$ cat flow/config.mk
export PLATFORM = sky130hd
export DESIGN_NAME = vedic_multiplier_32x32_pipelined
export DESIGN_NICKNAME = vedic_multiplier_32x32_pipelined
export VERILOG_FILES = /design/flow/design.v
export SDC_FILE = /design/flow/constraint.sdc
export NUM_CORES = 4
export LEC_CHECK = 0
export CAP_MARGIN = 20
export CORE_MARGIN = 2
export CORE_UTILIZATION = 61
export MAX_ROUTING_LAYER = met4
export SLEW_MARGIN = 20
$ cat flow/constraint.sdc
create_clock -name core_clock -period 7.63 [get_ports {clk}]
set_input_delay 1.5260 -clock core_clock [delete_from_list [all_inputs] [get_ports {clk}]]
set_output_delay 1.5260 -clock core_clock [all_outputs]
set_load 0.01 [all_outputs]
$ cat flow/design.v
module half_adder(a, b, sum, carry);
	input a, b;
	output sum, carry;
	assign sum = a^b;
	assign carry = a&b;
endmodule
module add4b(a,b,sum);
	input [3:0] a,b;
	output [3:0] sum;
	wire [3:0] sum;
	assign sum = a + b;
endmodule
module add6b(a, b, sum);
	input [5:0] a,b;
	output [5:0] sum;
	wire [5:0] sum;
	assign sum = a + b;
endmodule
module add8b(a,b,sum);
	input [7:0] a,b;
	output [7:0] sum;
	wire [7:0] sum;
	assign sum = a + b;
endmodule
module add12b(a,b,sum);
	input [11:0] a,b;
	output [11:0] sum;
	wire [11:0] sum;
	assign sum = a + b;
endmodule
module add16b(a,b,sum);
	input [15:0] a,b;
	output [15:0] sum;
	wire [15:0] sum;
	assign sum = a + b;
endmodule
module add24b(a,b,sum);
	input [23:0] a,b;
	output [23:0] sum;
	wire [23:0] sum;
	assign sum = a + b;
endmodule
module add32b(a,b,sum);
	input [31:0] a,b;
	output [31:0] sum;
	wire [31:0] sum;
	assign sum = a + b;
endmodule
module add48b (
    input [47:0] a,
    input [47:0] b,
    output [47:0] sum
);
    assign sum = a + b;
endmodule
module vedic_multiplier_2x2(a, b, result_2x2);
	input[1:0] a, b;
	output[3:0] result_2x2;
	wire[3:0] temp;
	assign result_2x2[0] = a[0] & b[0];
	assign temp[0] = a[0] & b[1];
	assign temp[1] = a[1] & b[0];
	assign temp[2] = a[1] & b[1];
	half_adder h1(temp[0], temp[1], result_2x2[1], temp[3]);
	half_adder h2(temp[2], temp[3], result_2x2[2], result_2x2[3]);
endmodule
module vedic_multiplier_4x4(a, b, result_4x4);
	input[3:0] a, b;
	output[7:0] result_4x4;
	wire[3:0] q0, q1, q2, q3, w0, w1;
	wire[5:0] w2, w3, w4, w5, w6;
	vedic_multiplier_2x2 v2_0(a[1:0], b[1:0], q0[3:0]);
	vedic_multiplier_2x2 v2_1(a[1:0], b[3:2], q1[3:0]);
	vedic_multiplier_2x2 v2_2(a[3:2], b[1:0], q2[3:0]);
	vedic_multiplier_2x2 v2_3(a[3:2], b[3:2], q3[3:0]);
	assign w0[3:0] = {2'b0, q0[3:2]};
	add4b a4_0(w0[3:0], q1[3:0], w1[3:0]);
	assign w2 = {2'b0, q2[3:0]};
	assign w3 = {q3[3:0], 2'b0};
	add6b a6_0(w2, w3, w4);
	assign w5 = {2'b0, w1[3:0]};
	add6b a6_1(w4, w5, w6);
	assign result_4x4[7:2] = w6[5:0];
	assign result_4x4[1:0] = q0[1:0];
endmodule
module vedic_multiplier_8x8(a, b, result_8x8);
	input[7:0] a, b;
	output[15:0] result_8x8;
	wire[15:0] q0, q1, q2, q3;
	wire[7:0] w0, w1;
	wire[11:0] w2, w3, w4, w5, w6;
	vedic_multiplier_4x4 v4_0(a[3:0], b[3:0], q0[15:0]);
	vedic_multiplier_4x4 v4_1(a[3:0], b[7:4], q1[15:0]);
	vedic_multiplier_4x4 v4_2(a[7:4], b[3:0], q2[15:0]);
	vedic_multiplier_4x4 v4_3(a[7:4], b[7:4], q3[15:0]);
   assign w0[7:0] = {4'b0, q0[7:4]};
	add8b a8_0(w0, q1, w1);
	assign w2 = {4'b0, q2[7:0]};
	assign w3 = {q3[7:0], 4'b0};
	add12b a12_0(w2, w3, w4);
	assign w5 = {4'b0, w1[7:0]};
	add12b a12_1(w4, w5, w6);
	assign result_8x8[15:4] = w6[11:0];
	assign result_8x8[3:0] = q0[3:0];
endmodule
module vedic_multiplier_16x16(a, b, result_16x16);
	input[15:0] a, b;
	output[31:0] result_16x16;
	wire[15:0] q0, q1, q2, q3;
	wire[15:0] w0, w1;
	wire[23:0] w2, w3, w4, w5, w6;
	vedic_multiplier_8x8 v8_0(a[7:0], b[7:0], q0[15:0]);
	vedic_multiplier_8x8 v8_1(a[7:0], b[15:8], q1[15:0]);
	vedic_multiplier_8x8 v8_2(a[15:8], b[7:0], q2[15:0]);
	vedic_multiplier_8x8 v8_3(a[15:8], b[15:8], q3[15:0]);
   assign w0[15:0] = {8'b0, q0[15:8]};
	add16b a16_0(w0, q1, w1);
	assign w2 = {8'b0, q2[15:0]};
	assign w3 = {q3[15:0], 8'b0};
	add24b a24_0(w2, w3, w4);
	assign w5 = {8'b0, w1[15:0]};
	add24b a24_1(w4, w5, w6);
	assign result_16x16[31:8] = w6[23:0];
	assign result_16x16[7:0] = q0[7:0];
endmodule
module vedic_multiplier_32x32_pipelined(
    input clk,
    input [31:0] a, b,
    output reg [63:0] result_32x32
);
    wire [31:0] q0, q1, q2, q3;
    reg [31:0] q0_reg, q1_reg, q2_reg, q3_reg;
    reg [31:0] w1_reg;
    reg [47:0] w2, w3, w4_reg, w5_reg, w6_reg;
    reg [15:0] lo_d1, lo_d2, lo_d3;
    vedic_multiplier_16x16 v16_0(.a(a[15:0]), .b(b[15:0]), .result_16x16(q0));
    vedic_multiplier_16x16 v16_1(.a(a[15:0]), .b(b[31:16]), .result_16x16(q1));
    vedic_multiplier_16x16 v16_2(.a(a[31:16]), .b(b[15:0]), .result_16x16(q2));
    vedic_multiplier_16x16 v16_3(.a(a[31:16]), .b(b[31:16]), .result_16x16(q3));
    always @(posedge clk) begin
        q0_reg <= q0;
        q1_reg <= q1;
        q2_reg <= q2;
        q3_reg <= q3;
    end
    always @(posedge clk) begin
        w1_reg <= {16'b0, q0_reg[31:16]} + q1_reg;
    end
    always @(posedge clk) begin
        w2 <= {16'b0, q2_reg};
        w3 <= {q3_reg, 16'b0};
        w4_reg <= w2 + w3;
    end
    always @(posedge clk) begin
        w5_reg <= {16'b0, w1_reg};
        w6_reg <= w4_reg + w5_reg;
    end
    always @(posedge clk) begin
        lo_d1 <= q0_reg[15:0];
        lo_d2 <= lo_d1;
        lo_d3 <= lo_d2;
    end
	 always @(posedge clk) begin
	     result_32x32[63:16] <= w6_reg;
        result_32x32[15:0] <= lo_d3;
	 end 
endmodule
$ cat flow/run.sh
#!/bin/bash
# the make line also repeats each setting of config.mk as NAME=value (left out here)
make -C /OpenROAD-flow-scripts/flow DESIGN_CONFIG=/design/flow/config.mk WORK_HOME=/design/flow/orfs CLKGATE_MAP_FILE= finish
==> flow_metrics.env, run 1 <==
# flow metrics
export IMPL_outcome="finished with violations"
export IMPL_so_faults="negative setup slack"
export IMPL_drcViolationCount=0
export IMPL_number_of_instances_in_the_synthesized_netlist=6801
export IMPL_synth_xor_area_share_pct=10.66
export IMPL_critPathCaptureType="flop"
export IMPL_fp_util_pct=61.33
export IMPL_gp_congestion=0.9082
export IMPL_r2r_end="w1_reg[18]$_DFF_P_"
export IMPL_worst_slew_pin_slew_ps=783.0
export IMPL_hpwl_um=129400
export IMPL_ys_sh_aoi_pct=10.62
export IMPL_openroad_warnings=31
export IMPL_grt_util_all_layers_pct=31.36
export IMPL_routed_wl_um=162300
export IMPL_cts_sinks=464
export IMPL_dr_total_vias=49496
export IMPL_top_level_ports=129
export IMPL_setup_violations_final=83
export IMPL_finalHoldViolations=0
export IMPL_synthDominantAreaCellType="ha_1"
export IMPL_core_area_um2=101400
export IMPL_timing_slew_headroom_pct=47.69
export IMPL_hp_class="reg -> reg"
export IMPL_cp_slowest_cell="fa_2"
export IMPL_floorplan_nets=8733
export IMPL_synth_top_cell_area_share_pct=29.60
export IMPL_crit_path_max_incr_delay_ps=550
export IMPL_synthesis_area_per_instance_um2=9.148
export IMPL_synth_async_reset_ratio_pct=0
export IMPL_root_buffer="clkbuf_16"
export IMPL_crit_path_start="a[17]"
export IMPL_netlist_logic_family_top="adder cells"
export IMPL_depth_of_the_critical_timing_path_with_buffers_and_inverters_included=47
export IMPL_grt_pass1_vias=50323
export IMPL_worstSetupPathType="in -> reg"
export IMPL_clk_insertion_delay_late_ps=650
export IMPL_largest_delay_contributor_family_on_the_critical_path="adder cells"
export IMPL_synthAdderAreaFrac_pct=42.31
export IMPL_flow_area_growth_from_synthesis_pct=25.58
export IMPL_finalCritPeriodShare_pct=126.8
export IMPL_r2r_path_start="q0_reg[16]$_DFF_P_"
export IMPL_dieWidth_um=323.4
export IMPL_min_period_ps=9676
export IMPL_yosysWarningCount=6
export IMPL_ys_top_cells_by_area="ha_1 30%, dfxtp_1 15%, fa_1 13%"
export IMPL_postRouteAntennaNets=0
export IMPL_htreeDepth=2
export IMPL_max_cap_violations=0
export IMPL_timing_max_transition_violations_final=0
export IMPL_via_per_inst=5.386
export IMPL_post_synth_num_cell_types=75
export IMPL_ys_dominant_reg_cell="dfxtp_1"
export IMPL_num_nets_final=9705
export IMPL_synth_dominant_cell_count="ha_1"
export IMPL_setup_worst_path_start_class="primary input"
export IMPL_timing_critical_path_required_ps=8170
export IMPL_worstPathArrival_ps=10220
export IMPL_critPathCapture="q3_reg[30]$_DFF_P_"
export IMPL_post_synth_most_frequent_cells="1472 x ha_1, 971 x and2_1, 787 x inv_1"
export IMPL_min_to="w3[17]$_DFF_P_"
export IMPL_numCtsBuffers=50
export IMPL_die_size_y_um=323.4
export IMPL_die_footprint_um2=104600
export IMPL_cts_buffer_depth=3
export IMPL_maximum_number_of_pins_on_one_net_before_global_route_repair=31
export IMPL_place_port_buffers=128
export IMPL_initialDrtViolationCount=2214
export IMPL_clkSlewWorstSetupHoldPaths_ps=60
export IMPL_edf_count=0
export IMPL_clock_skew_final_ps=39.60
export IMPL_ys_area_um2=62210
export IMPL_finished_core_util_pct=77.02
export IMPL_netlist_area_um2=62210
export IMPL_min_delay_path_depth=0
export IMPL_regToRegSetupSlack_ps=4160
export IMPL_synth_simple_gate_area_share_pct=15.45
export IMPL_post_route_worst_setup_slack_ps=-2046
export IMPL_layoutNonFillerInstCount=9189
export IMPL_detail_route_wl_per_cell_um=17.66
export IMPL_yosys_register_bits=464
export IMPL_grt_remaining_overflow=0
export IMPL_drt_first_pass_iters=5
export IMPL_crit_top_cell="ha_4"
export IMPL_antenna_found_initial=12
export IMPL_grt_first_pass_wirelength_um=254200
export IMPL_num_rows=117
export IMPL_ys_sh_mux_pct=0.06436
export IMPL_synth_yosys_num_cells=6801
export IMPL_grt_setup_unrepaired="true"
export IMPL_critical_path_n_buffers_inverters=12
export IMPL_hold_start="q3_reg[1]$_DFF_P_"
export IMPL_cts_hold_buffers_added=0
export IMPL_dp_cells=8985
export IMPL_rr_worst_depth=11
export IMPL_ys_seq_share_pct=14.93
export IMPL_timing_critical_path_fanout_max=5
export IMPL_cts_tree="yes"
export IMPL_highest_clock_frequency_the_design_can_meet_mhz=103.3
export IMPL_post_route_worst_hold_slack_ps=305.5
## final cells by class
type                    instances  area, um2
multi-input cells            5349      53070
fillers                      7201      23320
inverters                     787       2954
clock buffers                  60       1349
diodes                          8      20.02
flip-flops and latches        464       9289
well taps                    1368       1712
clock inverters                32      377.9
repair buffers               1121       9360
## stage by stage
step	setup WS, ps	area (um2)	TNS [ps]
final	-2046	78130	-112930
after detailed placement	-3152	72720	-210740
after global placement	-2995	72720	-199060
after global routing	-2473	78110	-139000
after CTS	-2032	76210	-110550
after floorplan	-2105	63630	-106280
## metal layers
layer  share of wire (%)  up-vias  wire [um]  global-route usage [%]
met3                 4.2      217       6823                   2.617
met1                  46    23963      74390                   40.99
met2                  47      813      76800                   52.47
met4                 2.6        0       4237                   7.752
met5                   0        -          0                       -
li1                    -    24503          -                       -
## what timing repair did
item                       CTS  global route
pin swaps                  237           287
hold endpoints to repair     0             0
setup endpoints to repair   89            88
resized                    304           297
buffers inserted            65            61
==> run 2: changes to the inputs <==
CORE_UTILIZATION = 40   (was 61)
MAX_ROUTING_LAYER = unset   (was met4)
clock period = 11.5 ns   (was 7.63 ns; I/O delays follow)
==> run 2 against run 1 <==
Against the previous run: now clean on timing, DRC and antenna; non-clock buffer count fell by 555; die size is 52% higher; cell count is 1.3% higher; critical path depth down 1; routed wire length decreased by 7.2%; first-iteration DRC count decreased by 21%; worst hold slack barely moved; clock-buffer cell count is 1 higher; critical endpoint is now q1_reg[29]$_DFF_P_.
==> flow_metrics.env, run 2 <==
# flow metrics
export IMPL_worstPathArrival_ps=11690
export IMPL_numCtsBuffers=52
export IMPL_drt_first_pass_iters=5
export IMPL_timing_slew_headroom_pct=34.60
export IMPL_cp_slowest_cell="fa_2"
export IMPL_worst_slew_pin_slew_ps=977.9
export IMPL_synth_async_reset_ratio_pct=0
export IMPL_flow_area_growth_from_synthesis_pct=14.24
export IMPL_grt_first_pass_wirelength_um=244700
export IMPL_hp_class="reg -> reg"
export IMPL_cts_sinks=464
export IMPL_highest_clock_frequency_the_design_can_meet_mhz=90.09
export IMPL_num_fill_cells=14794
export IMPL_clock_skew_final_ps=43.23
export IMPL_dp_slack_ps=-950.5
export IMPL_fp_util_pct=40.34
export IMPL_setup_worst_path_start_class="primary input"
export IMPL_cts_buffer_depth=3
export IMPL_dieWidth_um=398.4
export IMPL_clk_insertion_delay_late_ps=660
export IMPL_die_size_y_um=398.4
export IMPL_floorplan_nets=8733
export IMPL_crit_top_cell="ha_1"
export IMPL_r2r_path_start="q1_reg[1]$_DFF_P_"
export IMPL_max_cap_violations=0
export IMPL_num_rows=144
export IMPL_initialDrtViolationCount=1739
export IMPL_ys_area_um2=62210
export IMPL_crit_path_max_incr_delay_ps=570
export IMPL_synthesis_area_per_instance_um2=9.148
export IMPL_die_footprint_um2=158700
export IMPL_timing_critical_path_required_ps=12090
export IMPL_post_synth_num_cell_types=75
export IMPL_regToRegSetupSlack_ps=7960
export IMPL_detail_route_wl_per_cell_um=16.18
export IMPL_openroad_warnings=27
export IMPL_ys_seq_share_pct=14.93
export IMPL_place_port_buffers=128
export IMPL_ys_top_cells_by_area="ha_1 30%, dfxtp_1 15%, fa_1 13%"
export IMPL_post_route_worst_hold_slack_ps=305.9
export IMPL_cts_tree="yes"
export IMPL_met3_length_um=6589
export IMPL_netlist_area_um2=62210
export IMPL_wirelength_met1_um=71680
export IMPL_core_area_um2=154200
export IMPL_timing_max_transition_violations_final=0
export IMPL_ys_sh_aoi_pct=10.62
export IMPL_critical_path_n_buffers_inverters=6
export IMPL_htreeDepth=2
export IMPL_routed_wl_met2_um=68600
export IMPL_crit_path_start="a[1]"
export IMPL_hold_start="q3_reg[10]$_DFF_P_"
export IMPL_r2r_end="w1_reg[18]$_DFF_P_"
export IMPL_synth_yosys_num_cells=6801
export IMPL_yosysWarningCount=6
export IMPL_dr_total_vias=45985
export IMPL_routed_wl_um=150600
export IMPL_synth_simple_gate_area_share_pct=15.45
export IMPL_gp_congestion=0.8902
export IMPL_ys_dominant_reg_cell="dfxtp_1"
export IMPL_synth_xor_area_share_pct=10.66
export IMPL_depth_of_the_critical_timing_path_with_buffers_and_inverters_included=46
export IMPL_yosys_register_bits=464
export IMPL_finalCritPeriodShare_pct=96.52
export IMPL_worstSetupPathType="in -> reg"
export IMPL_drcViolationCount=0
export IMPL_netlist_logic_family_top="adder cells"
export IMPL_hpwl_um=125100
export IMPL_min_delay_path_depth=0
export IMPL_dp_cells=9202
export IMPL_critPathCapture="q1_reg[29]$_DFF_P_"
export IMPL_synth_top_cell_area_share_pct=29.60
export IMPL_setup_violations_final=0
export IMPL_synthAdderAreaFrac_pct=42.31
export IMPL_top_level_ports=129
export IMPL_num_nets_final=9152
export IMPL_root_buffer="clkbuf_16"
export IMPL_logic_area_um2=49770
export IMPL_timing_critical_path_fanout_max=5
export IMPL_grt_util_all_layers_pct=19.20
export IMPL_post_route_worst_setup_slack_ps=400.3
export IMPL_postRouteAntennaNets=0
export IMPL_synth_dominant_cell_count="ha_1"
export IMPL_min_period_ps=11100
export IMPL_layoutNonFillerInstCount=9308
export IMPL_min_to="w3[26]$_DFF_P_"
export IMPL_clkSlewWorstSetupHoldPaths_ps=60
export IMPL_antenna_found_initial=12
export IMPL_topRoutingLayerUsed="met5"
export IMPL_critPathCaptureType="flop"
export IMPL_finalHoldViolations=0
export IMPL_edf_count=0
export IMPL_synthDominantAreaCellType="ha_1"
export IMPL_footprint_of_the_flip_flops_and_latches_um2=9289
export IMPL_ys_sh_mux_pct=0.06436
export IMPL_largest_delay_contributor_family_on_the_critical_path="adder cells"
export IMPL_grt_remaining_overflow=0
export IMPL_number_of_instances_in_the_synthesized_netlist=6801
export IMPL_maximum_number_of_pins_on_one_net_before_global_route_repair=33
export IMPL_grt_pass1_vias=47686
export IMPL_post_synth_most_frequent_cells="1472 x ha_1, 971 x and2_1, 787 x inv_1"
export IMPL_rr_worst_depth=10
export IMPL_via_per_inst=4.940
export IMPL_outcome="finished clean"
-- run 2: layout make-up --
cell class / instances / area share [%]
multi-input combinational: 5349 / 70.02
sequential: 464 / 13.07
clock inverter: 36 / 0.6461
clock buffer: 61 / 1.907
inverter: 787 / 4.156
timing repair buffer: 566 / 6.602
antenna: 1 / 0.003521
tap: 2044 / 3.598
-- run 2: what timing repair did --
item	in CTS	in global routing
gates cloned	0	0
buffers inserted	0	8
gates resized	7	124
setup endpoints to repair	9	46
pin swaps	1	59
hold buffers	0	0
-- run 2: through the flow --
step | utilization (%) | TNS [ps] | instance area [um2]
floorplan | - | 0 | 62210
global placement | 44.51 | -16200 | 68640
detailed placement | 44.51 | -21610 | 68640
CTS | 45.69 | -20.87 | 70470
global route | 46.08 | -700.4 | 71070
finish | 46.08 | 0 | 71070
-- run 2: routing by layer --
layer | GRT usage, % | vias up
li1 | - | 23409
met1 | 25.45 | 21841
met2 | 32.92 | 572
met5 | 0 | -
met4 | 4.367 | 6
met3 | 2.673 | 157
==> run 3: changes to the inputs <==
ABC_AREA = 1   (was unset)
CAP_MARGIN = 15   (was 20)
CORE_UTILIZATION = 71   (was 40)
CTS_CLUSTER_DIAMETER = 220   (was unset)
CTS_CLUSTER_SIZE = 41   (was unset)
MAX_ROUTING_LAYER = met4   (was unset)
clock period = 9.01 ns   (was 11.5 ns; I/O delays follow)
==> run 3 against run 2 <==
Against the previous run: the run now fails in 5_1_grt; synthesized cell count grew 35%; die size shrank 39%; area after synthesis grew 7.5%.
==> flow_metrics.env, run 3 <==
# flow metrics
export IMPL_fp_util_pct=71.64
export IMPL_netlist_logic_family_top="adder cells"
export IMPL_synthDominantAreaCellType="ha_1"
export IMPL_synth_xor_area_share_pct=9.136
export IMPL_grt_remaining_overflow=80
export IMPL_yosys_register_bits=464
export IMPL_synthAdderAreaFrac_pct=39.37
export IMPL_synth_simple_gate_area_share_pct=18.81
export IMPL_number_of_instances_in_the_synthesized_netlist=9173
export IMPL_htreeDepth=1
export IMPL_cts_buffer_depth=3
export IMPL_dieWidth_um=310.9
export IMPL_die_footprint_um2=96640
export IMPL_num_rows=112
export IMPL_haltStage="5_1_grt"
export IMPL_outcome="aborted with a tool error"
export IMPL_ys_area_um2=66860
export IMPL_top_level_ports=129
export IMPL_numCtsBuffers=15
export IMPL_error_message="[ERROR GRT-0232] Routing congestion too high. Check the congestion heatmap in the GUI."
export IMPL_grt_util_all_layers_pct=71.08
export IMPL_synth_dominant_cell_count="nand2_1"
export IMPL_core_area_um2=93330
export IMPL_floorplan_nets=11105
export IMPL_ys_top_cells_by_area="ha_1 28%, dfxtp_1 14%, nand2_1 12%"
export IMPL_cts_sinks=464
export IMPL_synthesis_area_per_instance_um2=7.289
export IMPL_post_dp_cell_area_um2=76940
export IMPL_hpwl_um=165600
export IMPL_root_buffer="clkbuf_16"
export IMPL_post_synth_most_frequent_cells="2196 x nand2_1, 2114 x inv_1, 1472 x ha_1"
export IMPL_edf_count=0
export IMPL_netlist_area_um2=66860
export IMPL_place_port_buffers=128
export IMPL_post_synth_num_cell_types=43
export IMPL_dp_cells=11218
export IMPL_gp_congestion=1.019
export IMPL_ys_sh_mux_pct=0
export IMPL_die_size_y_um=310.9
export IMPL_synth_top_cell_area_share_pct=27.55
export IMPL_ys_dominant_reg_cell="dfxtp_1"
export IMPL_yosysWarningCount=6
export IMPL_synth_async_reset_ratio_pct=0
export IMPL_synth_yosys_num_cells=9173
export IMPL_ys_seq_share_pct=13.89
export IMPL_ys_sh_aoi_pct=5.683
-- run 3: metrics by stage --
stage | setup WS, ps | TNS [ps]
CTS | -371.2 | -8830
detailed placement | -1633 | -99540
global placement | -1404 | -79290
floorplan | -412.1 | -9224
-- run 3: timing repair --
item / CTS
gates resized: 411
hold buffers: 0
endpoints found under the setup margin: 75
pin swaps: 369
setup buffers: 57
-- run 3: per-layer routing --
metal | overflow | GRT usage, %
met1 | 2 | 71.85
met2 | 36 | 87.75
met3 | 9 | 53.39
met4 | 33 | 62.17
met5 | - | -
==> run 4: changes to the inputs <==
ABC_AREA = unset   (was 1)
CELL_PAD_IN_SITES_DETAIL_PLACEMENT = 0   (was unset)
CORE_UTILIZATION = 72   (was 71)
CTS_CLUSTER_DIAMETER = 28   (was 220)
CTS_CLUSTER_SIZE = 32   (was 41)
GPL_ROUTABILITY_DRIVEN = 1   (was unset)
HOLD_SLACK_MARGIN = -0.08   (was unset)
MAX_ROUTING_LAYER = unset   (was met4)
PLACE_DENSITY = 0.66   (was unset)
SETUP_SLACK_MARGIN = 2.56   (was unset)
TNS_END_PERCENT = 5   (was unset)
clock period = 8.94 ns   (was 9.01 ns; I/O delays follow)
==> run 4 against run 3 <==
Against the previous run: the layout now fails its checks (antenna violations, negative setup slack); die size fell by 8.1%; synthesized cell count fell by 26%; area after synthesis fell by 7.0%.
==> flow_metrics.env, run 4 <==
# flow metrics
export IMPL_grt_pass1_vias=57322
export IMPL_maximum_number_of_pins_on_one_net_before_global_route_repair=30
export IMPL_worstPathArrival_ps=11710
export IMPL_crit_path_max_incr_delay_ps=700
export IMPL_cp_slowest_cell="fa_1"
export IMPL_grt_use_met3_pct=7.825
export IMPL_r2r_end="w6_reg[41]$_DFF_P_"
export IMPL_ys_top_cells_by_area="ha_1 30%, dfxtp_1 15%, fa_1 13%"
export IMPL_initialDrtViolationCount=4608
export IMPL_hpwl_um=131300
export IMPL_openroad_warnings=32
export IMPL_synth_dominant_cell_count="ha_1"
export IMPL_via_per_inst=6.295
export IMPL_core_area_um2=85410
export IMPL_grt_first_pass_wirelength_um=296500
export IMPL_postRouteAntennaNets=1
export IMPL_grt_util_all_layers_pct=41.67
export IMPL_min_period_ps=11110
export IMPL_highest_clock_frequency_the_design_can_meet_mhz=90.03
export IMPL_hold_start="w2[4]$_DFF_P_"
export IMPL_numCtsBuffers=93
export IMPL_ys_area_um2=62210
export IMPL_top_level_ports=129
export IMPL_min_to="w4_reg[4]$_DFF_P_"
export IMPL_die_size_y_um=298.0
export IMPL_grt_remaining_overflow=0
export IMPL_drt_first_pass_iters=7
export IMPL_gp_congestion=0.9292
export IMPL_number_of_instances_in_the_synthesized_netlist=6801
export IMPL_grtUsageMet1_pct=48.25
export IMPL_synthesis_area_per_instance_um2=9.148
export IMPL_synth_xor_area_share_pct=10.66
export IMPL_yosysWarningCount=6
export IMPL_post_synth_num_cell_types=75
export IMPL_post_route_worst_hold_slack_ps=286.6
export IMPL_worst_slew_pin_slew_ps=946.9
export IMPL_num_nets_final=9624
export IMPL_netlist_area_um2=62210
export IMPL_edf_count=0
export IMPL_dieWidth_um=298.0
export IMPL_setup_violations_final=73
export IMPL_finalCritPeriodShare_pct=124.2
export IMPL_grt_setup_unrepaired="true"
export IMPL_clock_skew_final_ps=83.45
export IMPL_ys_seq_share_pct=14.93
export IMPL_floorplan_nets=8733
export IMPL_finished_core_util_pct=90.48
export IMPL_depth_of_the_critical_timing_path_with_buffers_and_inverters_included=46
export IMPL_num_rows=107
export IMPL_finalSetupTns_ps=-82570
export IMPL_cts_buffer_depth=3
export IMPL_grt_use_met2_pct=71.92
export IMPL_ys_sh_aoi_pct=10.62
export IMPL_regToRegSetupSlack_ps=5150
export IMPL_post_dp_cell_area_um2=71090
export IMPL_cts_tree="yes"
export IMPL_place_port_buffers=128
export IMPL_synth_async_reset_ratio_pct=0
export IMPL_crit_path_start="a[0]"
export IMPL_timing_slew_headroom_pct=36.20
export IMPL_timing_critical_path_required_ps=9540
export IMPL_dp_slack_ps=-2216
export IMPL_detail_route_wl_per_cell_um=23.98
export IMPL_critPathCaptureType="flop"
export IMPL_post_route_worst_setup_slack_ps=-2167
export IMPL_root_buffer="clkbuf_16"
export IMPL_synthAdderAreaFrac_pct=42.31
export IMPL_grt_most_used_layer="met2"
export IMPL_fp_util_pct=72.84
export IMPL_max_cap_violations=0
export IMPL_hp_class="reg -> reg"
export IMPL_clkSlewWorstSetupHoldPaths_ps=60
export IMPL_setup_worst_path_start_class="primary input"
export IMPL_r2r_path_start="w4_reg[4]$_DFF_P_"
export IMPL_num_fill_cells=3643
export IMPL_clk_insertion_delay_late_ps=720
export IMPL_synth_simple_gate_area_share_pct=15.45
export IMPL_worstSetupPathType="in -> reg"
export IMPL_ys_dominant_reg_cell="dfxtp_1"
export IMPL_synth_yosys_num_cells=6801
export IMPL_post_synth_most_frequent_cells="1472 x ha_1, 971 x and2_1, 787 x inv_1"
export IMPL_netlist_logic_family_top="adder cells"
export IMPL_htreeDepth=3
export IMPL_outcome="finished with violations"
export IMPL_flow_area_growth_from_synthesis_pct=24.22
export IMPL_timing_max_transition_violations_final=0
export IMPL_timing_critical_path_fanout_max=7
export IMPL_critPathCapture="q0_reg[31]$_DFF_P_"
export IMPL_die_footprint_um2=88780
export IMPL_synthDominantAreaCellType="ha_1"
export IMPL_antenna_found_initial=12
export IMPL_largest_delay_contributor_family_on_the_critical_path="adder cells"
export IMPL_rr_worst_depth=9
export IMPL_postLayoutCellArea_um2=77280
export IMPL_synth_top_cell_area_share_pct=29.60
export IMPL_dr_total_vias=56179
export IMPL_min_delay_path_depth=0
export IMPL_cts_sinks=464
export IMPL_drcViolationCount=0
export IMPL_critical_path_n_buffers_inverters=9
export IMPL_so_faults="antenna violations, negative setup slack"
export IMPL_yosys_register_bits=464
export IMPL_finalHoldViolations=0
export IMPL_ys_sh_mux_pct=0.06436
export IMPL_routed_wl_um=214000
-- run 4: layout make-up --
| type | instances | area, um2 | share of cell area (%) |
|---|---|---|---|
| multi-input cells | 5349 | 51950 | 67.23 |
| flip-flops and latches | 464 | 9289 | 12.02 |
| repair buffers | 997 | 8210 | 10.62 |
| inverters | 787 | 2957 | 3.826 |
| clock buffers | 101 | 2407 | 3.115 |
| well taps | 1144 | 1431 | 1.852 |
| clock inverters | 72 | 1007 | 1.303 |
| diodes | 11 | 27.53 | 0.03562 |
-- run 4: routing by layer --
layer	part of all wire (%)	up-vias
met2	46	3496
li1	-	24388
met5	0.037	-
met1	35	26758
met4	9.6	12
met3	9.8	1525
-- run 4: repair_timing --
| item | 4_1_cts | 5_1_grt |
|---|---|---|
| resized | 274 | 210 |
| hold buffers | 0 | 0 |
| endpoints found under the setup margin | 97 | 96 |
| gates cloned | 0 | 0 |
| pin swaps | 206 | 173 |
| setup buffers | 32 | 21 |
-- run 4: per-stage QoR --
| stage | instances |
|---|---|
| after global routing | 8915 |
| final | 8925 |
| after CTS | 8893 |
| after detailed placement | 8688 |
| after floorplan | 6801 |
| after global placement | 8688 |
==> run 5: changes to the inputs <==
CAP_MARGIN = 10   (was 15)
CELL_PAD_IN_SITES_DETAIL_PLACEMENT = unset   (was 0)
CORE_UTILIZATION = 71   (was 72)
CTS_CLUSTER_DIAMETER = 43   (was 28)
CTS_CLUSTER_SIZE = 35   (was 32)
GPL_ROUTABILITY_DRIVEN = unset   (was 1)
HOLD_SLACK_MARGIN = unset   (was -0.08)
PLACE_DENSITY = unset   (was 0.66)
SETUP_SLACK_MARGIN = 1.63   (was 2.56)
TNS_END_PERCENT = unset   (was 5)
clock period = 8.17 ns   (was 8.94 ns; I/O delays follow)
==> run 5 against run 4 <==
Against the previous run: the layout still fails its checks (antenna violations, negative setup slack); utilization grew 0.29 points; register-to-register slack got worse by 630 ps; synthesized cell count unchanged; cell count grew 0.84%; critical path depth shrank 11; worst setup slack lost 1000 ps; clock skew up 22 ps; worst hold slack got worse by 30 ps; first-iteration DRC count is 4.9% higher; routed wire length up 2.1%; largest cell class unchanged.
==> flow_metrics.env, run 5 <==
# flow metrics
export IMPL_outcome="finished with violations"
export IMPL_so_faults="antenna violations, negative setup slack"
export IMPL_hold_start="w2[1]$_DFF_P_"
export IMPL_detail_route_wl_per_cell_um=24.27
export IMPL_clkSlewWorstSetupHoldPaths_ps=70
export IMPL_grt_util_all_layers_pct=40.35
export IMPL_highest_clock_frequency_the_design_can_meet_mhz=87.88
export IMPL_cp_slowest_cell="xnor2_1"
export IMPL_dr_total_vias=56812
export IMPL_ys_area_um2=62210
export IMPL_post_synth_most_frequent_cells="1472 x ha_1, 971 x and2_1, 787 x inv_1"
export IMPL_dp_cells=8743
export IMPL_ys_sh_aoi_pct=10.62
export IMPL_yosysWarningCount=6
export IMPL_cts_tree="yes"
export IMPL_synth_xor_area_share_pct=10.66
export IMPL_timing_slew_headroom_pct=22.23
export IMPL_cts_hold_buffers_added=0
export IMPL_grt_first_pass_wirelength_um=289300
export IMPL_openroad_warnings=31
export IMPL_drt_first_pass_iters=9
export IMPL_ys_seq_share_pct=14.93
export IMPL_postRouteAntennaNets=1
export IMPL_timing_critical_path_fanout_max=5
export IMPL_top_level_ports=129
export IMPL_die_size_y_um=300.0
export IMPL_min_delay_path_depth=0
export IMPL_worstSetupPathType="in -> reg"
export IMPL_hp_class="reg -> reg"
export IMPL_maximum_number_of_pins_on_one_net_before_global_route_repair=30
export IMPL_ys_sh_mux_pct=0.06436
export IMPL_rr_worst_depth=11
export IMPL_numCtsBuffers=52
export IMPL_synthAdderAreaFrac_pct=42.31
export IMPL_htreeDepth=2
export IMPL_dieWidth_um=300.0
export IMPL_routed_wl_um=218500
export IMPL_synth_dominant_cell_count="ha_1"
export IMPL_setup_worst_path_start_class="primary input"
export IMPL_r2r_path_start="q1_reg[0]$_DFF_P_"
export IMPL_depth_of_the_critical_timing_path_with_buffers_and_inverters_included=35
export IMPL_core_area_um2=86750
export IMPL_netlist_logic_family_top="adder cells"
export IMPL_crit_path_start="a[5]"
export IMPL_critical_path_n_buffers_inverters=7
export IMPL_antenna_found_initial=22
export IMPL_timing_max_transition_violations_final=0
export IMPL_regToRegSetupSlack_ps=4520
export IMPL_synthesis_area_per_instance_um2=9.148
export IMPL_min_period_ps=11380
export IMPL_place_port_buffers=128
export IMPL_edf_count=0
export IMPL_max_cap_violations=0
export IMPL_crit_path_max_incr_delay_ps=950
export IMPL_root_buffer="clkbuf_16"
export IMPL_num_fill_cells=3664
export IMPL_ys_top_cells_by_area="ha_1 30%, dfxtp_1 15%, fa_1 13%"
export IMPL_cts_buffer_depth=3
export IMPL_grt_remaining_overflow=0
export IMPL_clk_insertion_delay_late_ps=720
export IMPL_drcViolationCount=0
export IMPL_die_footprint_um2=90010
export IMPL_post_synth_num_cell_types=75
export IMPL_worst_slew_pin_slew_ps=1158
export IMPL_synth_yosys_num_cells=6801
export IMPL_fp_util_pct=71.71
export IMPL_num_rows=108
export IMPL_finalCritPeriodShare_pct=139.3
export IMPL_finalHoldViolations=0
export IMPL_initialDrtViolationCount=4832
export IMPL_floorplan_nets=8733
export IMPL_ys_dominant_reg_cell="dfxtp_1"
export IMPL_worstPathArrival_ps=11920
export IMPL_synth_async_reset_ratio_pct=0
export IMPL_setup_violations_final=84
export IMPL_largest_delay_contributor_family_on_the_critical_path="adder cells"
export IMPL_finished_core_util_pct=90.77
export IMPL_clock_skew_final_ps=105.9
export IMPL_grt_pass1_vias=56782
export IMPL_synth_top_cell_area_share_pct=29.60
export IMPL_r2r_end="w1_reg[30]$_DFF_P_"
export IMPL_flow_area_growth_from_synthesis_pct=26.57
export IMPL_hpwl_um=132200
export IMPL_number_of_instances_in_the_synthesized_netlist=6801
export IMPL_gp_congestion=0.9361
export IMPL_synth_simple_gate_area_share_pct=15.45
export IMPL_synthDominantAreaCellType="ha_1"
export IMPL_num_nets_final=9721
export IMPL_critPathCapture="q0_reg[31]$_DFF_P_"
export IMPL_min_to="w4_reg[1]$_DFF_P_"
export IMPL_via_per_inst=6.312
export IMPL_netlist_area_um2=62210
export IMPL_yosys_register_bits=464
export IMPL_cts_sinks=464
export IMPL_critPathCaptureType="flop"
export IMPL_layoutNonFillerInstCount=9000
export IMPL_grt_setup_unrepaired="true"
export IMPL_post_route_worst_setup_slack_ps=-3209
export IMPL_timing_critical_path_required_ps=8720
[run 5: final cells by class]
cell class	count	area [um2]	share of cell area, %
antenna	13	32.53	0.04131
clock buffer	54	1319	1.675
clock inverter	43	645.6	0.8199
inverter	787	2967	3.767
multi-input combinational	5349	53490	67.93
sequential	464	9289	11.80
tap	1155	1445	1.835
timing repair buffer	1135	9553	12.13
[run 5: metrics by stage]
step / setup WS [ps] / hold WS, ps / instance area (um2) / setup TNS (ps)
after floorplan: -1673 / 309.6 / 63720 / -73990
after global placement: -2468 / 310.0 / 72360 / -151970
after detailed placement: -2679 / 312.1 / 72360 / -170360
after CTS: -1627 / 251.7 / 76460 / -83250
after global routing: -3337 / 260.7 / 78710 / -164650
final: -3209 / 256.9 / 78740 / -151150
[run 5: repair_timing]
item | in CTS | in global routing
endpoints found under the setup margin | 96 | 96
gates resized | 352 | 311
buffers inserted | 76 | 71
pin swaps | 275 | 273
[run 5: per-layer routing]
metal / global-route usage, % / vias to the layer above / routed length, um
li1: - / 24583 / -
met1: 48.11 / 27111 / 76110
met2: 69.82 / 3556 / 98180
met3: 6.944 / 1546 / 24660
met4: 20.68 / 16 / 19320
met5: 0 / - / 180
==> run 6: changes to the inputs <==
CAP_MARGIN = 15   (was 10)
CTS_CLUSTER_DIAMETER = unset   (was 43)
CTS_CLUSTER_SIZE = unset   (was 35)
clock period = 6.4 ns   (was 8.17 ns; I/O delays follow)
==> run 6 against run 5 <==
Against the previous run: cell area increased by 0.62%; critical path depth is 6 higher; cell count increased by 0.57%; via count up 2.6%; synthesized cell count is the same; register-to-register slack got worse by 2500 ps; routed wire length increased by 5.8%; global-route usage is 0.67 points higher; critical path type unchanged; first-iteration DRC count grew 31%; the layout fails its checks (negative setup slack).
==> flow_metrics.env, run 6 <==
# flow metrics
export IMPL_post_route_worst_hold_slack_ps=311.5
export IMPL_die_footprint_um2=90010
export IMPL_number_of_instances_in_the_synthesized_netlist=6801
export IMPL_netlist_area_um2=62210
export IMPL_yosys_register_bits=464
export IMPL_ys_sh_mux_pct=0.06436
export IMPL_grt_use_met3_pct=7.457
export IMPL_cts_buffer_depth=3
export IMPL_flow_area_growth_from_synthesis_pct=27.36
export IMPL_crit_top_cell="ha_4"
export IMPL_drt_first_pass_iters=12
export IMPL_drcViolationCount=0
export IMPL_max_cap_violations=0
export IMPL_grt_setup_unrepaired="true"
export IMPL_synth_simple_gate_area_share_pct=15.45
export IMPL_grt_use_met2_pct=71.16
export IMPL_post_synth_num_cell_types=75
export IMPL_postRouteAntennaNets=0
export IMPL_grt_first_pass_wirelength_um=294200
export IMPL_timing_max_transition_violations_final=0
export IMPL_crit_path_max_incr_delay_ps=1060
export IMPL_timing_critical_path_fanout_max=6
export IMPL_synthAdderAreaFrac_pct=42.31
export IMPL_min_delay_path_depth=0
export IMPL_critical_path_n_buffers_inverters=7
export IMPL_post_synth_most_frequent_cells="1472 x ha_1, 971 x and2_1, 787 x inv_1"
export IMPL_num_rows=108
export IMPL_crit_path_start="a[1]"
export IMPL_highest_clock_frequency_the_design_can_meet_mhz=79.92
export IMPL_grt_remaining_overflow=0
export IMPL_ys_seq_share_pct=14.93
export IMPL_root_buffer="clkbuf_16"
export IMPL_synthDominantAreaCellType="ha_1"
export IMPL_synth_yosys_num_cells=6801
export IMPL_initialDrtViolationCount=6325
export IMPL_setup_worst_path_start_class="primary input"
export IMPL_cp_slowest_cell="fa_1"
export IMPL_clock_skew_final_ps=77.69
export IMPL_hold_start="w2[6]$_DFF_P_"
export IMPL_postLayoutCellArea_um2=79230
export IMPL_via_per_inst=6.440
export IMPL_floorplan_nets=8733
export IMPL_post_dp_cell_area_um2=72870
export IMPL_grt_pass1_vias=57091
export IMPL_openroad_warnings=31
export IMPL_min_to="w4_reg[6]$_DFF_P_"
export IMPL_dr_total_vias=58291
export IMPL_critPathCapture="q0_reg[29]$_DFF_P_"
export IMPL_edf_count=0
export IMPL_grt_util_all_layers_pct=41.02
export IMPL_synth_top_cell_area_share_pct=29.60
export IMPL_post_route_worst_setup_slack_ps=-6112
export IMPL_cts_tree="yes"
export IMPL_cts_hold_buffers_added=0
export IMPL_setup_violations_final=93
export IMPL_synth_dominant_cell_count="ha_1"
export IMPL_r2r_path_start="w5_reg[0]$_DFF_P_"
export IMPL_yosysWarningCount=6
export IMPL_worstSetupPathType="in -> reg"
export IMPL_htreeDepth=2
export IMPL_routed_wl_um=231100
export IMPL_worstPathArrival_ps=13060
export IMPL_die_size_y_um=300.0
export IMPL_largest_delay_contributor_family_on_the_critical_path="adder cells"
export IMPL_synthesis_area_per_instance_um2=9.148
export IMPL_ys_dominant_reg_cell="dfxtp_1"
export IMPL_clkSlewWorstSetupHoldPaths_ps=70
export IMPL_timing_slew_headroom_pct=11.41
export IMPL_place_port_buffers=128
export IMPL_r2r_end="w6_reg[43]$_DFF_P_"
export IMPL_depth_of_the_critical_timing_path_with_buffers_and_inverters_included=41
export IMPL_synth_async_reset_ratio_pct=0
export IMPL_synth_xor_area_share_pct=10.66
export IMPL_antenna_found_initial=32
export IMPL_fp_util_pct=71.71
export IMPL_hpwl_um=134000
export IMPL_clk_insertion_delay_late_ps=700
export IMPL_maximum_number_of_pins_on_one_net_before_global_route_repair=30
export IMPL_worst_slew_pin_slew_ps=1315
export IMPL_ys_sh_aoi_pct=10.62
export IMPL_core_area_um2=86750
export IMPL_num_nets_final=9764
export IMPL_critPathCaptureType="flop"
export IMPL_ys_top_cells_by_area="ha_1 30%, dfxtp_1 15%, fa_1 13%"
export IMPL_cts_sinks=464
export IMPL_detail_route_wl_per_cell_um=25.53
export IMPL_outcome="finished with violations"
export IMPL_finalCritPeriodShare_pct=195.5
export IMPL_so_faults="negative setup slack"
export IMPL_dieWidth_um=300.0
export IMPL_top_level_ports=129
export IMPL_min_period_ps=12510
export IMPL_rr_worst_depth=9
export IMPL_regToRegSetupSlack_ps=2000
export IMPL_finalHoldViolations=0
export IMPL_numCtsBuffers=49
export IMPL_grt_most_used_layer="met2"
export IMPL_timing_critical_path_required_ps=6950
export IMPL_finished_core_util_pct=91.33
export IMPL_netlist_logic_family_top="adder cells"
export IMPL_hp_class="reg -> reg"
export IMPL_grtUsageMet1_pct=48.24
export IMPL_ys_area_um2=62210
export IMPL_gp_congestion=0.9352
## run 6: what timing repair did
action,CTS,global route
cloned,1,0
setup buffers,74,69
endpoints found under the setup margin,107,105
endpoints found under the hold margin,0,0
pin swaps,259,336
gates resized,376,319
## run 6: layer usage
| metal | share of wire [%] | vias to the layer above |
|---|---|---|
| met5 | 0.35 | - |
| met4 | 8.9 | 32 |
| met3 | 12 | 1807 |
| met2 | 44 | 4127 |
| met1 | 34 | 27659 |
| li1 | - | 24666 |
## run 6: final cells by class
type                            count  area (um2)
Antenna cell                       23       57.56
Clock buffer                       62        1315
Clock inverter                     30       412.9
Fill cell                        3519        7518
Inverter                          787        2967
Multi-Input combinational cell   5349       53680
Sequential cell                   464        9289
Tap cell                         1155        1445
Timing Repair Buffer             1181       10070
## run 6: per-stage QoR
step / cells / setup slack (ps) / TNS (ps)
floorplan: 6801 / -3089 / -192880
global placement: 8792 / -3899 / -287600
detailed placement: 8792 / -4135 / -305110
CTS: 8959 / -3093 / -205640
global route: 9031 / -5816 / -313090
finish: 9051 / -6112 / -307030
==> run 7: changes to the inputs <==
CAP_MARGIN = 20   (was 15)
CORE_UTILIZATION = 40   (was 71)
SETUP_SLACK_MARGIN = 0.41   (was 1.63)
clock period = 11.2 ns   (was 6.4 ns; I/O delays follow)
==> run 7 against run 6 <==
Against the previous run: now clean on timing, DRC and antenna; worst hold slack improved by 7.7 ps; critical path depth increased by 4; area after synthesis unchanged; clock-buffer cell count increased by 3; flip-flop count unchanged; cell count increased by 3.8%; sequential share of layout area increased by 1.1 points; non-clock buffer count decreased by 539.
==> flow_metrics.env, run 7 <==
# flow metrics
export IMPL_outcome="finished clean"
export IMPL_cp_slowest_cell="fa_2"
export IMPL_ys_dominant_reg_cell="dfxtp_1"
export IMPL_core_area_um2=154200
export IMPL_min_to="lo_d3[7]$_DFF_P_"
export IMPL_synthesis_area_per_instance_um2=9.148
export IMPL_highest_clock_frequency_the_design_can_meet_mhz=95.16
export IMPL_synth_top_cell_area_share_pct=29.60
export IMPL_post_synth_num_cell_types=75
export IMPL_place_port_buffers=128
export IMPL_timing_max_transition_violations_final=0
export IMPL_num_rows=144
export IMPL_synth_simple_gate_area_share_pct=15.45
export IMPL_synth_dominant_cell_count="ha_1"
export IMPL_clkSlewWorstSetupHoldPaths_ps=60
export IMPL_grt_first_pass_wirelength_um=247800
export IMPL_cts_sinks=464
export IMPL_post_route_worst_hold_slack_ps=319.2
export IMPL_ys_top_cells_by_area="ha_1 30%, dfxtp_1 15%, fa_1 13%"
export IMPL_regToRegSetupSlack_ps=7580
export IMPL_via_per_inst=4.945
export IMPL_r2r_path_start="q0_reg[16]$_DFF_P_"
export IMPL_critPathCaptureType="flop"
export IMPL_hp_class="reg -> reg"
export IMPL_num_fill_cells=14830
export IMPL_synthAdderAreaFrac_pct=42.31
export IMPL_netlist_logic_family_top="adder cells"
export IMPL_yosys_register_bits=464
export IMPL_netlist_area_um2=62210
export IMPL_clock_skew_final_ps=23.88
export IMPL_top_level_ports=129
export IMPL_timing_critical_path_fanout_max=5
export IMPL_numCtsBuffers=52
export IMPL_r2r_end="w1_reg[20]$_DFF_P_"
export IMPL_timing_slew_headroom_pct=35.75
export IMPL_hpwl_um=128300
export IMPL_rr_worst_depth=11
export IMPL_dp_slack_ps=-695.9
export IMPL_ys_seq_share_pct=14.93
export IMPL_finalCritPeriodShare_pct=93.83
export IMPL_min_period_ps=10510
export IMPL_dieWidth_um=398.4
export IMPL_synth_yosys_num_cells=6801
export IMPL_edf_count=0
export IMPL_drcViolationCount=0
export IMPL_post_synth_most_frequent_cells="1472 x ha_1, 971 x and2_1, 787 x inv_1"
export IMPL_largest_delay_contributor_family_on_the_critical_path="adder cells"
export IMPL_ys_area_um2=62210
export IMPL_yosysWarningCount=6
export IMPL_crit_path_start="b[17]"
export IMPL_critical_path_n_buffers_inverters=6
export IMPL_hold_start="lo_d2[7]$_DFF_P_"
export IMPL_grt_setup_unrepaired="true"
export IMPL_root_buffer="clkbuf_16"
export IMPL_cts_buffer_depth=3
export IMPL_fp_util_pct=40.34
export IMPL_cts_hold_buffers_added=0
export IMPL_gp_congestion=0.8892
export IMPL_min_delay_path_depth=0
export IMPL_post_route_worst_setup_slack_ps=691.0
export IMPL_critPathCapture="q1_reg[27]$_DFF_P_"
export IMPL_postRouteAntennaNets=0
export IMPL_initialDrtViolationCount=1772
export IMPL_dr_total_vias=46443
export IMPL_depth_of_the_critical_timing_path_with_buffers_and_inverters_included=45
export IMPL_htreeDepth=2
export IMPL_grt_remaining_overflow=0
export IMPL_worstPathArrival_ps=10990
export IMPL_worst_slew_pin_slew_ps=960.8
export IMPL_worstSetupPathType="in -> reg"
export IMPL_finalHoldViolations=0
export IMPL_setup_worst_path_start_class="primary input"
export IMPL_grt_pass1_vias=47791
export IMPL_ys_sh_aoi_pct=10.62
export IMPL_detail_route_wl_per_cell_um=16.31
export IMPL_synth_xor_area_share_pct=10.66
export IMPL_num_nets_final=9228
export IMPL_setup_violations_final=0
export IMPL_floorplan_nets=8733
export IMPL_cts_tree="yes"
export IMPL_die_size_y_um=398.4
export IMPL_timing_critical_path_required_ps=11680
export IMPL_ys_sh_mux_pct=0.06436
export IMPL_synthDominantAreaCellType="ha_1"
export IMPL_die_footprint_um2=158700
export IMPL_grt_util_all_layers_pct=19.40
export IMPL_finished_core_util_pct=47.14
export IMPL_openroad_warnings=29
export IMPL_routed_wl_um=153200
export IMPL_antenna_found_initial=19
export IMPL_clk_insertion_delay_late_ps=630
export IMPL_number_of_instances_in_the_synthesized_netlist=6801
export IMPL_synth_async_reset_ratio_pct=0
export IMPL_crit_path_max_incr_delay_ps=560
export IMPL_flow_area_growth_from_synthesis_pct=16.87
export IMPL_maximum_number_of_pins_on_one_net_before_global_route_repair=32
export IMPL_max_cap_violations=0
export IMPL_drt_first_pass_iters=5
export IMPL_crit_top_cell="ha_4"
[run 7: metrics by stage]
stage	instances	cell area, um2	setup TNS, ps
floorplan	6801	62300	0
global placement	9255	69180	-16200
detailed placement	9255	69180	-22530
CTS	9369	71640	0
global route	9383	72690	0
finish	9391	72710	0
[run 7: layout make-up]
type	instances	area (um2)	share of cell area [%]
antenna	8	20.02	0.02753
clock buffer	65	1400	1.926
clock inverter	32	498.0	0.6849
inverter	787	2954	4.063
multi-input combinational	5349	50610	69.61
sequential	464	9289	12.78
tap	2044	2557	3.517
timing repair buffer	642	5376	7.395
[run 7: layer usage]
| layer | global-route usage (%) | vias to the layer above | part of all wire (%) |
|---|---|---|---|
| li1 | - | 23562 | - |
| met1 | 26.50 | 22110 | 48 |
| met2 | 33.16 | 597 | 46 |
| met3 | 1.478 | 174 | 3.4 |
| met4 | 4.602 | 0 | 2.5 |
| met5 | 0 | - | 0 |
[run 7: timing repair]
action | 4_1_cts | 5_1_grt
gates resized | 104 | 192
pin swaps | 97 | 168
setup endpoints to repair | 46 | 50
cloned | 1 | 1
buffers inserted | 16 | 13
==> run 8: changes to the inputs <==
CAP_MARGIN = 30   (was 20)
CELL_PAD_IN_SITES_GLOBAL_PLACEMENT = 3   (was unset)
CORE_ASPECT_RATIO = 1.04   (was unset)
CORE_MARGIN = 8   (was 2)
CORE_UTILIZATION = 31   (was 40)
GPL_ROUTABILITY_DRIVEN = 0   (was unset)
GPL_TIMING_DRIVEN = 1   (was unset)
MIN_ROUTING_LAYER = met2   (was unset)
SETUP_SLACK_MARGIN = 1.08   (was 0.41)
SLEW_MARGIN = 0   (was 20)
TNS_END_PERCENT = 65   (was unset)
clock period = 8.47 ns   (was 11.2 ns; I/O delays follow)
==> run 8 against run 7 <==
Against the previous run: now fails the layout checks on negative setup slack; non-clock buffer count is 595 higher; clock skew is 40 ps higher; register-to-register slack worse by 2800 ps; flip-flop count stayed put; cell area is 11% higher; critical path type unchanged; critical endpoint is now q1_reg[26]$_DFF_P_; largest cell class unchanged.
==> flow_metrics.env, run 8 <==
# flow metrics
export IMPL_r2r_path_start="q0_reg[16]$_DFF_P_"
export IMPL_root_buffer="clkbuf_16"
export IMPL_crit_top_cell="ha_4"
export IMPL_ys_top_cells_by_area="ha_1 30%, dfxtp_1 15%, fa_1 13%"
export IMPL_synth_simple_gate_area_share_pct=15.45
export IMPL_netlist_logic_family_top="adder cells"
export IMPL_setup_violations_final=71
export IMPL_postRouteAntennaNets=0
export IMPL_synth_yosys_num_cells=6801
export IMPL_ys_sh_mux_pct=0.06436
export IMPL_dr_total_vias=67365
export IMPL_rr_worst_depth=11
export IMPL_critPathCaptureType="flop"
export IMPL_finalSetupTns_ps=-70880
export IMPL_cts_hold_buffers_added=0
export IMPL_clk_insertion_delay_late_ps=730
export IMPL_ys_sh_aoi_pct=10.62
export IMPL_fp_util_pct=31.21
export IMPL_critPathCapture="q1_reg[26]$_DFF_P_"
export IMPL_crit_path_max_incr_delay_ps=550
export IMPL_timing_critical_path_required_ps=9020
export IMPL_floorplan_nets=8733
export IMPL_worst_slew_pin_slew_ps=912.6
export IMPL_hp_class="reg -> reg"
export IMPL_die_footprint_um2=215300
export IMPL_outcome="finished with violations"
export IMPL_min_to="result_32x32[38]$_DFF_P_"
export IMPL_regToRegSetupSlack_ps=4810
export IMPL_postLayoutCellArea_um2=80780
export IMPL_openroad_warnings=31
export IMPL_worstPathArrival_ps=10530
export IMPL_cts_buffer_depth=3
export IMPL_num_nets_final=9826
export IMPL_grt_setup_unrepaired="true"
export IMPL_max_cap_violations=0
export IMPL_ys_seq_share_pct=14.93
export IMPL_timing_critical_path_fanout_max=5
export IMPL_initialDrtViolationCount=4626
export IMPL_dp_slack_ps=-2798
export IMPL_hold_start="w6_reg[22]$_DFF_P_"
export IMPL_drcViolationCount=0
export IMPL_highest_clock_frequency_the_design_can_meet_mhz=100.1
export IMPL_synth_top_cell_area_share_pct=29.60
export IMPL_grt_first_pass_wirelength_um=295300
export IMPL_post_dp_cell_area_um2=75070
export IMPL_finalCritPeriodShare_pct=117.9
export IMPL_antenna_found_initial=0
export IMPL_r2r_end="w1_reg[22]$_DFF_P_"
export IMPL_depth_of_the_critical_timing_path_with_buffers_and_inverters_included=45
export IMPL_min_delay_path_depth=0
export IMPL_yosysWarningCount=6
export IMPL_finalHoldViolations=0
export IMPL_timing_slew_headroom_pct=38.73
export IMPL_cp_slowest_cell="fa_2"
export IMPL_post_route_worst_hold_slack_ps=277.8
export IMPL_top_level_ports=129
export IMPL_grt_util_all_layers_pct=26.67
export IMPL_post_synth_num_cell_types=75
export IMPL_setup_worst_path_start_class="primary input"
export IMPL_die_size_y_um=472.9
export IMPL_yosys_register_bits=464
export IMPL_largest_delay_contributor_family_on_the_critical_path="adder cells"
export IMPL_post_route_worst_setup_slack_ps=-1516
export IMPL_numCtsBuffers=55
export IMPL_edf_count=0
export IMPL_synthAdderAreaFrac_pct=42.31
export IMPL_cts_sinks=464
export IMPL_num_rows=167
export IMPL_clkSlewWorstSetupHoldPaths_ps=60
export IMPL_critical_path_n_buffers_inverters=9
export IMPL_synth_xor_area_share_pct=10.66
export IMPL_core_area_um2=199300
export IMPL_maximum_number_of_pins_on_one_net_before_global_route_repair=29
export IMPL_worstSetupPathType="in -> reg"
export IMPL_grt_pass1_vias=78144
export IMPL_htreeDepth=2
export IMPL_grt_remaining_overflow=0
export IMPL_post_synth_most_frequent_cells="1472 x ha_1, 971 x and2_1, 787 x inv_1"
export IMPL_netlist_area_um2=62210
export IMPL_drt_first_pass_iters=6
export IMPL_dieWidth_um=455.3
export IMPL_synthDominantAreaCellType="ha_1"
export IMPL_timing_max_transition_violations_final=0
export IMPL_clock_skew_final_ps=63.49
export IMPL_synth_async_reset_ratio_pct=0
export IMPL_place_port_buffers=128
export IMPL_synthesis_area_per_instance_um2=9.148
export IMPL_number_of_instances_in_the_synthesized_netlist=6801
export IMPL_ys_area_um2=62210
export IMPL_hpwl_um=160400
export IMPL_min_period_ps=9986
export IMPL_flow_area_growth_from_synthesis_pct=29.84
export IMPL_via_per_inst=6.357
export IMPL_crit_path_start="b[17]"
export IMPL_ys_dominant_reg_cell="dfxtp_1"
export IMPL_synth_dominant_cell_count="ha_1"
export IMPL_so_faults="negative setup slack"
export IMPL_detail_route_wl_per_cell_um=18.28
export IMPL_routed_wl_um=193800
export IMPL_cts_tree="yes"
## run 8: metal layers
metal	up-vias	track usage, %	part of all wire [%]
met2	16747	31.02	53
li1	24639	-	-
met4	16	1.578	2.2
met1	25513	-	0
met5	-	4.954	0.43
met3	450	39.93	44
## run 8: stage by stage
| stage | std cells | utilization [%] |
|---|---|---|
| after floorplan | 6801 | - |
| after detailed placement | 10362 | 37.66 |
| after CTS | 10510 | 39.58 |
| after global placement | 10362 | 37.66 |
| after global routing | 10557 | 40.47 |
| final | 10597 | 40.52 |
## run 8: cell type report
| type | instances | area, um2 |
|---|---|---|
| inverters | 787 | 2964 |
| fillers | 20154 | 118600 |
| multi-input cells | 5349 | 52910 |
| diodes | 40 | 100.1 |
| clock inverters | 27 | 311.5 |
| clock buffers | 74 | 1559 |
| well taps | 2619 | 3277 |
| repair buffers | 1237 | 10370 |
| flip-flops and latches | 464 | 9289 |
## run 8: timing repair
action	CTS	global route
buffers inserted	47	46
pin swaps	278	234
gates resized	361	263
endpoints found under the setup margin	92	91
==> run 9: changes to the inputs <==
CELL_PAD_IN_SITES_GLOBAL_PLACEMENT = 1   (was 3)
CORE_ASPECT_RATIO = unset   (was 1.04)
CORE_MARGIN = 2   (was 8)
CORE_UTILIZATION = 26   (was 31)
MIN_ROUTING_LAYER = unset   (was met2)
PLACE_DENSITY_LB_ADDON = 0.25   (was unset)
==> run 9 against run 8 <==
Against the previous run: cell area up 0.63%; critical path depth unchanged; the layout still fails its checks (negative setup slack); routed wire length shrank 8.5%; utilization is 6.3 points lower; global-route usage shrank 12 points; clock-buffer cell count is 8 lower.
==> flow_metrics.env, run 9 <==
# flow metrics
export IMPL_edf_count=0
export IMPL_ys_sh_mux_pct=0.06436
export IMPL_floorplan_nets=8733
export IMPL_routed_wl_um=177300
export IMPL_netlist_area_um2=62210
export IMPL_min_delay_path_depth=0
export IMPL_initialDrtViolationCount=1344
export IMPL_drt_first_pass_iters=16
export IMPL_synthesis_area_per_instance_um2=9.148
export IMPL_footprint_of_the_flip_flops_and_latches_um2=9289
export IMPL_crit_top_cell="ha_4"
export IMPL_max_cap_violations=0
export IMPL_clk_insertion_delay_late_ps=640
export IMPL_critPathCaptureType="flop"
export IMPL_synthAdderAreaFrac_pct=42.31
export IMPL_yosys_register_bits=464
export IMPL_ys_sh_aoi_pct=10.62
export IMPL_finalCritPeriodShare_pct=116.9
export IMPL_finalSetupTns_ps=-64310
export IMPL_setup_violations_final=66
export IMPL_fp_util_pct=26.16
export IMPL_largest_delay_contributor_family_on_the_critical_path="adder cells"
export IMPL_synth_xor_area_share_pct=10.66
export IMPL_detail_route_wl_per_cell_um=16.03
export IMPL_grt_remaining_overflow=0
export IMPL_postRouteAntennaNets=0
export IMPL_numCtsBuffers=51
export IMPL_synthDominantAreaCellType="ha_1"
export IMPL_synth_dominant_cell_count="ha_1"
export IMPL_netlist_logic_family_top="adder cells"
export IMPL_synth_async_reset_ratio_pct=0
export IMPL_grt_util_all_layers_pct=14.53
export IMPL_dp_cells=10867
export IMPL_so_faults="negative setup slack"
export IMPL_dieWidth_um=493.2
export IMPL_hp_class="reg -> reg"
export IMPL_die_size_y_um=493.2
export IMPL_crit_path_max_incr_delay_ps=550
export IMPL_ys_seq_share_pct=14.93
export IMPL_layoutNonFillerInstCount=11063
export IMPL_regToRegSetupSlack_ps=4880
export IMPL_logic_area_um2=53060
export IMPL_timing_max_transition_violations_final=0
export IMPL_core_area_um2=237900
export IMPL_worstSetupPathType="in -> reg"
export IMPL_worstPathArrival_ps=10440
export IMPL_post_dp_cell_area_um2=75560
export IMPL_cts_tree="yes"
export IMPL_num_rows=179
export IMPL_ys_area_um2=62210
export IMPL_grt_setup_unrepaired="true"
export IMPL_number_of_instances_in_the_synthesized_netlist=6801
export IMPL_cp_slowest_cell="fa_2"
export IMPL_r2r_end="w1_reg[28]$_DFF_P_"
export IMPL_post_synth_num_cell_types=75
export IMPL_outcome="finished with violations"
export IMPL_synth_top_cell_area_share_pct=29.60
export IMPL_synth_simple_gate_area_share_pct=15.45
export IMPL_highest_clock_frequency_the_design_can_meet_mhz=101.0
export IMPL_hold_start="w1_reg[20]$_DFF_P_"
export IMPL_setup_worst_path_start_class="primary input"
export IMPL_clkSlewWorstSetupHoldPaths_ps=60
export IMPL_yosysWarningCount=6
export IMPL_cts_sinks=464
export IMPL_post_synth_most_frequent_cells="1472 x ha_1, 971 x and2_1, 787 x inv_1"
export IMPL_crit_path_start="b[16]"
export IMPL_flow_area_growth_from_synthesis_pct=30.66
export IMPL_min_period_ps=9902
export IMPL_cts_hold_buffers_added=0
export IMPL_timing_slew_headroom_pct=29.56
export IMPL_top_level_ports=129
export IMPL_maximum_number_of_pins_on_one_net_before_global_route_repair=33
export IMPL_finished_core_util_pct=34.18
export IMPL_post_route_worst_setup_slack_ps=-1432
export IMPL_min_to="w5_reg[20]$_DFF_P_"
export IMPL_die_footprint_um2=243200
export IMPL_ys_top_cells_by_area="ha_1 30%, dfxtp_1 15%, fa_1 13%"
export IMPL_dr_total_vias=47808
export IMPL_timing_critical_path_required_ps=9000
export IMPL_num_fill_cells=24543
export IMPL_antenna_found_initial=34
export IMPL_critPathCapture="q1_reg[29]$_DFF_P_"
export IMPL_r2r_path_start="q0_reg[16]$_DFF_P_"
export IMPL_ys_dominant_reg_cell="dfxtp_1"
export IMPL_worst_slew_pin_slew_ps=1049
export IMPL_timing_critical_path_fanout_max=5
export IMPL_openroad_warnings=29
export IMPL_grt_first_pass_wirelength_um=277600
export IMPL_drcViolationCount=0
export IMPL_htreeDepth=2
export IMPL_via_per_inst=4.321
[run 9: routing by layer]
metal / vias up / GRT usage [%] / share of wire (%)
met1: 22604 / 19.54 / 49
met2: 415 / 24.86 / 47
li1: 24624 / - / -
met5: - / 0 / 0.019
met4: 6 / 3.620 / 2.6
met3: 159 / 1.338 / 2.2
[run 9: through the flow]
step / setup WS, ps / hold slack [ps]
6_report: -1432 / 317.9
2_1_floorplan: -1433 / 309.6
4_1_cts: -1410 / 324.1
5_1_grt: -1845 / 328.4
3_5_place_dp: -2563 / 312.1
3_3_place_gp: -2529 / 310.1
[run 9: final cells by class]
| type | count | share of cell area (%) |
|---|---|---|
| Timing Repair Buffer | 1192 | 12.59 |
| Clock inverter | 25 | 0.3771 |
| Multi-Input combinational cell | 5349 | 65.27 |
| Tap cell | 3167 | 4.875 |
| Inverter | 787 | 3.640 |
| Clock buffer | 66 | 1.776 |
| Sequential cell | 464 | 11.43 |
| Antenna cell | 13 | 0.04002 |
[run 9: what timing repair did]
item,CTS,global route
buffers inserted,59,31
pin swaps,287,267
setup endpoints to repair,92,91
gates cloned,2,0
gates resized,360,283
